run 1:
## main
module main #(
    parameter MAIN_DIV = 8,      
    parameter SCAN_DIV = 4       
)(
    input wire clk,
    input wire rst,    
    input wire btnC,   
    input wire btnL,   
    input wire btnR,   
    input wire [7:0] num1,   
    input wire [7:0] num2,   
    output wire [6:0] seg,            
    output wire [3:0] an,              
    output wire multiplicationFinished    
);
Size: ~33 I/O pins, about 13000 um^2 of cells after synthesis.
==> flow/config.mk <==
export PLATFORM = sky130hd
export DESIGN_NAME = main
export DESIGN_NICKNAME = main
export VERILOG_FILES = /design/flow/design.v
export SDC_FILE = /design/flow/constraint.sdc
export NUM_CORES = 4
export LEC_CHECK = 0
export ABC_AREA = 1
export CAP_MARGIN = 20
export CORE_ASPECT_RATIO = 0.76
export CORE_MARGIN = 2
export CORE_UTILIZATION = 66
export CTS_CLUSTER_DIAMETER = 251
export CTS_CLUSTER_SIZE = 97
export PLACE_DENSITY = 0.36
export SLEW_MARGIN = 20
export TNS_END_PERCENT = 10
==> flow/constraint.sdc <==
create_clock -name core_clock -period 12.9 [get_ports {clk}]
set_input_delay 2.5800 -clock core_clock [delete_from_list [all_inputs] [get_ports {clk}]]
set_output_delay 2.5800 -clock core_clock [all_outputs]
set_load 0.01 [all_outputs]
run.sh (not shown) runs the stock make flow with config.mk's settings and CLKGATE_MAP_FILE=.
Input changes introduced in run 2 (baseline for comparison: run 1):
- CORE_ASPECT_RATIO no longer set, was 0.76
- SETUP_SLACK_MARGIN now -0.55, previously not set
- PLACE_DENSITY no longer set, was 0.36
- CTS_CLUSTER_DIAMETER no longer set, was 251
- TNS_END_PERCENT no longer set, was 10
- CTS_CLUSTER_SIZE now 72, was 97
- CORE_UTILIZATION now 67, was 66
- the clock period (ns, I/O delays scaled along) now 8.97, was 12.9
--- outcome ---
No final results exist for run 2, since it was stopped by error GRT-0232 during global routing (5_1_grt).
Total cell area reported by yosys after synthesis: run 2 vs run 1 identical
Summary of the comparison: cell count after placement is higher in run 2, relative to run 1.
In the reports for run 2 and run 1, the smaller die extent in x belongs to run 2.
Run 1 has lower detailed placement HPWL than run 2.
[compare] base=run 1 new=run 2: area enclosed by the die boundary went down by about 1.5%; last weighted congestion value of the routability-driven placer went down by 0.021.
Edits applied to the flow inputs when going from run 2 to run 3:
- changing SETUP_SLACK_MARGIN from -0.55 to 1.79
- changing CORE_UTILIZATION from 67 to 58
==> comparison <==
Going from run 2 to run 3, HPWL reported at the end of detailed placement lost 0.41%; number of resized instances in the post-cts repair step lost about 26%; number of cells after detailed placement picked up an extra about 1.4%; maximum number of buffers from clock root to sink neither gained nor lost much. Run 3 -> run 2: instance count of the mapped netlist delta 0, exact match. The runs compared here, run 3 and run 2, all ended either early or with open violations. Diff run 2 -> run 3 | die area | up by more than 10%. Measured against run 3, the die outline width of run 2 comes out at 0.932 times the reference value.
[inputs] run 4 vs run 3
- PLACE_DENSITY_LB_ADDON now 0.01, previously not set
- CTS_CLUSTER_SIZE now 71, was 72
- CORE_UTILIZATION now 65, was 58
- SETUP_SLACK_MARGIN now 2.44, was 1.79
- the clock period (ns, I/O delays scaled along) now 13.7, was 8.97
[summary]
- Between run 3 and run 4, the fraction of power consumed by the clock network is higher for run 4.
- Run 4 was carried through to the last stage, and its layout satisfied the timing, design-rule and antenna checks.
- Changes observed in run 4 relative to run 3: worst setup slack now sits higher, total of endpoints with negative setup slack in the final report lower, total combinational power fell by about 37%, cell area shrank by about 9%, wire length of the first global-routing pass decreased about 11%.
- Lower global-route track usage on met1 goes to run 4 over run 3.
- Side by side, die size turned out lower in run 4 than in run 3.
- Cmp run 3 and run 4 / leakage power total / lower: run 4
- The number of well taps in run 4 is 0.946 times that in run 3.
- Run 4: period utilization 30 points below run 3

## build 95
Starting RTL as in the previous note.
// main
module main #(
    parameter MAIN_DIV = 8,      
    parameter SCAN_DIV = 4       
)(
    input wire clk,
    input wire rst,    
    input wire btnC,   
    input wire btnL,   
    input wire btnR,   
    input wire [7:0] num1,   
    input wire [7:0] num2,   
    output wire [6:0] seg,            
    output wire [3:0] an,              
    output wire multiplicationFinished    
);
Settings: LEC_CHECK=0, ABC_AREA=1, CAP_MARGIN=20, CORE_ASPECT_RATIO=0.5, CORE_MARGIN=2, CORE_UTILIZATION=40, CTS_CLUSTER_DIAMETER=172, CTS_CLUSTER_SIZE=100, SLEW_MARGIN=30, TNS_END_PERCENT=15; clock period 20.0 ns.
Build 95 has completed all stages; timing, DRC and antenna checks passed.
[inputs] build 84 vs build 95
Settings: changing ABC_AREA from 1 to 0; changing CORE_ASPECT_RATIO from 0.5 to 1.97; changing CTS_CLUSTER_DIAMETER from 172 to 389.
==> comparison <==
Having completed the whole flow, build 84 delivered a layout that passed the timing, design-rule and antenna checks. Max die area across build 95 and build 84: build 84. Detailed-route wire length in build 84 is about 50% above build 95. Compared build 84 vs build 95, and final worst slack is down in build 84. Summary of build 84 over build 95: synthesized cell count down 57; final period demand of the worst path up 5190 ps; area of placed instances up about 16%. In build 84 relative to build 95, design area had gone up by more than 10%. Synthesized area (lower): build 95. Post-route total power (build 84 vs. build 95) decreases by a few percent.
Modified inputs, build 46 compared to build 84
Settings: putting PLACE_DENSITY_LB_ADDON at 0.03 where nothing was set; swapping 0 for 1 in ABC_AREA; putting HOLD_SLACK_MARGIN at 0.15 where nothing was set; swapping 389 for 240 in CTS_CLUSTER_DIAMETER; putting CELL_PAD_IN_SITES_DETAIL_PLACEMENT at 2 where nothing was set; swapping 2 for 9 in CORE_MARGIN; putting MIN_ROUTING_LAYER at met2 where nothing was set; putting SETUP_SLACK_MARGIN at 2.52 where nothing was set; swapping 1.97 for 1.1 in CORE_ASPECT_RATIO; putting MAX_ROUTING_LAYER at met4 where nothing was set; swapping 30 for 15 in SLEW_MARGIN; clearing TNS_END_PERCENT, which used to be 15; clearing CTS_CLUSTER_SIZE, which used to be 100.
[summary]
Per the comparison of build 46 with build 84, synthesized-area fraction occupied by xor and xnor cells saw a decrease; adder-cell share of the synthesized area saw an increase; leakage power total saw an increase.
Build 46 vs. build 84: combinational share of cell area went down by 11 points.
Compared with build 84, build 46 ends up with less cell area.
Between build 84 and build 46, the floorplan die width is lower for build 84.
Per the comparison of build 46 with build 84, total power picked up an extra about 11%; number of signal-net buffers in the layout saw a decrease; fraction of power consumed by combinational cells went up 3.7 points; worst-margin pin slew grew by 64 ps.
Clock slew seen by the registers of the worst setup and hold paths delta (build 46 -> build 84): insignificant
Changes in build 62 relative to build 46:
Settings: clearing SETUP_SLACK_MARGIN, which used to be 2.52; swapping 9 for 3 in CORE_MARGIN; clearing CELL_PAD_IN_SITES_DETAIL_PLACEMENT, which used to be 2; clearing MIN_ROUTING_LAYER, which used to be met2; swapping 1.1 for 0.76 in CORE_ASPECT_RATIO; clearing HOLD_SLACK_MARGIN, which used to be 0.15.
### Flow results
| number of nets in the layout | build 46 vs build 62 | ≈ equal |
The number of fill cells in the layout reported for build 62 is smaller than that of build 46 by about 14%.
On total non-filler cell area in the finished layout, build 46 tracks build 62 almost exactly.
Total power of build 62 is lower than that of build 46.
Between build 46 and build 62, the leakage power does not differ in any meaningful way.
Build 46 has a lower fraction of power consumed by sequential logic than build 62.
The following lists how build 74 was set up differently from build 62:
Settings: ABC_AREA changed from 1 to 0; SETUP_SLACK_MARGIN newly set to 4.48; CELL_PAD_IN_SITES_DETAIL_PLACEMENT newly set to 2; PLACE_DENSITY_LB_ADDON removed (was 0.03); CAP_MARGIN changed from 20 to 10; CORE_ASPECT_RATIO removed (was 0.76); TNS_END_PERCENT newly set to 30; MIN_ROUTING_LAYER newly set to met2; GPL_TIMING_DRIVEN newly set to 0; CTS_CLUSTER_DIAMETER changed from 240 to 336; CORE_UTILIZATION changed from 40 to 33; PLACE_DENSITY newly set to 0.6; CORE_MARGIN changed from 3 to 2; SLEW_MARGIN changed from 15 to 35.
Build 74 ends up with higher area of placed instances than build 62 does.
Build 74 has post-place setup slack below what build 62 had.
Status: build 74 FAILED at global routing (5_1_grt) (tool error)
Comparing build 62 and build 74, the higher post-synthesis instance area is on build 74.
The height of the die in build 62 is 0.74 times that in build 74.
On number of enable flip-flop cells, build 62 and build 74 are neck and neck.
The synthesized netlist cell count in build 74 sits 2.7% below the value recorded for build 62.
Power and IR drop assume default switching activity.
